// axi4_slave
module axi4_slave #(
    parameter int          NUM_REGS   = 4     ,
    parameter integer      ID_WIDTH   = 4     ,
    parameter integer      ADDR_WIDTH = 32    ,
    parameter integer      DATA_WIDTH = 32    ,
    parameter logic [31:0] BASE_ADDR  = 32'h0
)(
    input  logic                     ACLK,
    input  logic                     ARESETN,
    input  logic [ID_WIDTH-1:0]       S_AXI_AWID     ,
    input  logic [ADDR_WIDTH-1:0]     S_AXI_AWADDR   ,
    input  logic [7:0]                S_AXI_AWLEN    ,
    input  logic [2:0]                S_AXI_AWSIZE   ,
    input  logic [1:0]                S_AXI_AWBURST  ,
    input  logic                      S_AXI_AWVALID  ,
    output logic                      S_AXI_AWREADY  ,
    input  logic [DATA_WIDTH-1:0]     S_AXI_WDATA    ,
    input  logic [(DATA_WIDTH/8)-1:0] S_AXI_WSTRB    ,
    input  logic                      S_AXI_WLAST    ,
    input  logic                      S_AXI_WVALID   ,
    output logic                      S_AXI_WREADY   ,
    output logic [ID_WIDTH-1:0]       S_AXI_BID      ,
    output logic [1:0]                S_AXI_BRESP    ,
    output logic                      S_AXI_BVALID   ,
    input  logic                      S_AXI_BREADY   ,
    input  logic [ID_WIDTH-1:0  ]     S_AXI_ARID     ,
    input  logic [ADDR_WIDTH-1:0]     S_AXI_ARADDR   ,
    input  logic [7:0]                S_AXI_ARLEN    ,
    input  logic [2:0]                S_AXI_ARSIZE   ,
    input  logic [1:0]                S_AXI_ARBURST  ,
    input  logic                      S_AXI_ARVALID  ,
    output logic                      S_AXI_ARREADY  ,
    output logic [ID_WIDTH-1:0  ]     S_AXI_RID      ,
    output logic [DATA_WIDTH-1:0]     S_AXI_RDATA    ,
    output logic [1:0]                S_AXI_RRESP    ,
    output logic                      S_AXI_RLAST    ,
    output logic                      S_AXI_RVALID   ,
    input  logic                      S_AXI_RREADY   ,
    output logic                      write_en        ,
    output logic                      read_en
);
export LEC_CHECK = 0
export CAP_MARGIN = 5
export CELL_PAD_IN_SITES_DETAIL_PLACEMENT = 1
export CELL_PAD_IN_SITES_GLOBAL_PLACEMENT = 1
export CORE_MARGIN = 8
export CORE_UTILIZATION = 22
export CTS_CLUSTER_SIZE = 38
export GPL_TIMING_DRIVEN = 1
export MAX_ROUTING_LAYER = met5
export MIN_ROUTING_LAYER = met1
export PLACE_DENSITY_LB_ADDON = 0.01
export SETUP_SLACK_MARGIN = -2.0
export SLEW_MARGIN = 15
export TNS_END_PERCENT = 75
create_clock -name core_clock -period 155.0 [get_ports {ACLK}]
run.sh (not shown) runs the stock make flow with config.mk's settings and CLKGATE_MAP_FILE=.
Rerun with:
==> flow/config.mk (replaced) <==
export PLATFORM = sky130hd
export DESIGN_NAME = axi4_slave
export DESIGN_NICKNAME = axi4_slave
export VERILOG_FILES = /design/flow/design.v
export SDC_FILE = /design/flow/constraint.sdc
export NUM_CORES = 4
export LEC_CHECK = 0
export CAP_MARGIN = 20
export CORE_MARGIN = 2
export CORE_UTILIZATION = 40
export PLACE_DENSITY = 0.6
export SLEW_MARGIN = 20
==> flow/constraint.sdc (replaced) <==
create_clock -name core_clock -period 200.0 [get_ports {ACLK}]
set_input_delay 40.0000 -clock core_clock [delete_from_list [all_inputs] [get_ports {ACLK}]]
set_output_delay 40.0000 -clock core_clock [all_outputs]
set_load 0.01 [all_outputs]
What happened: Count of clock-buffer cells in the layout shrinks by 13; final area shrinks by 3.9%; via count stays flat; non-clock buffer count shrinks by 47; worst setup slack improved by 40 ns; routed wire length shrinks by 27%; cell count shrinks by 15%; utilization grows by 19 points.
Rerun with:
--- a/flow/config.mk
+++ b/flow/config.mk
@@ -10,2 +10 @@
-export CORE_UTILIZATION = 40
-export PLACE_DENSITY = 0.6
+export CORE_UTILIZATION = 58
==> flow/constraint.sdc (replaced) <==
create_clock -name core_clock -period 137.0 [get_ports {ACLK}]
set_input_delay 27.4000 -clock core_clock [delete_from_list [all_inputs] [get_ports {ACLK}]]
set_output_delay 27.4000 -clock core_clock [all_outputs]
set_load 0.01 [all_outputs]
The new run ran to the end with no violations.
Synthesized cell count does not change.
Setup slack is worse by 41 ns.
Cell area hardly moves.
Clock-buffer cell count drops by 8.
First-iteration DRC count rises by 18%.
Wire length came out lower by 1.7%.
Non-clock buffer count is higher by 30.
Register-to-register slack loses 55 ns.
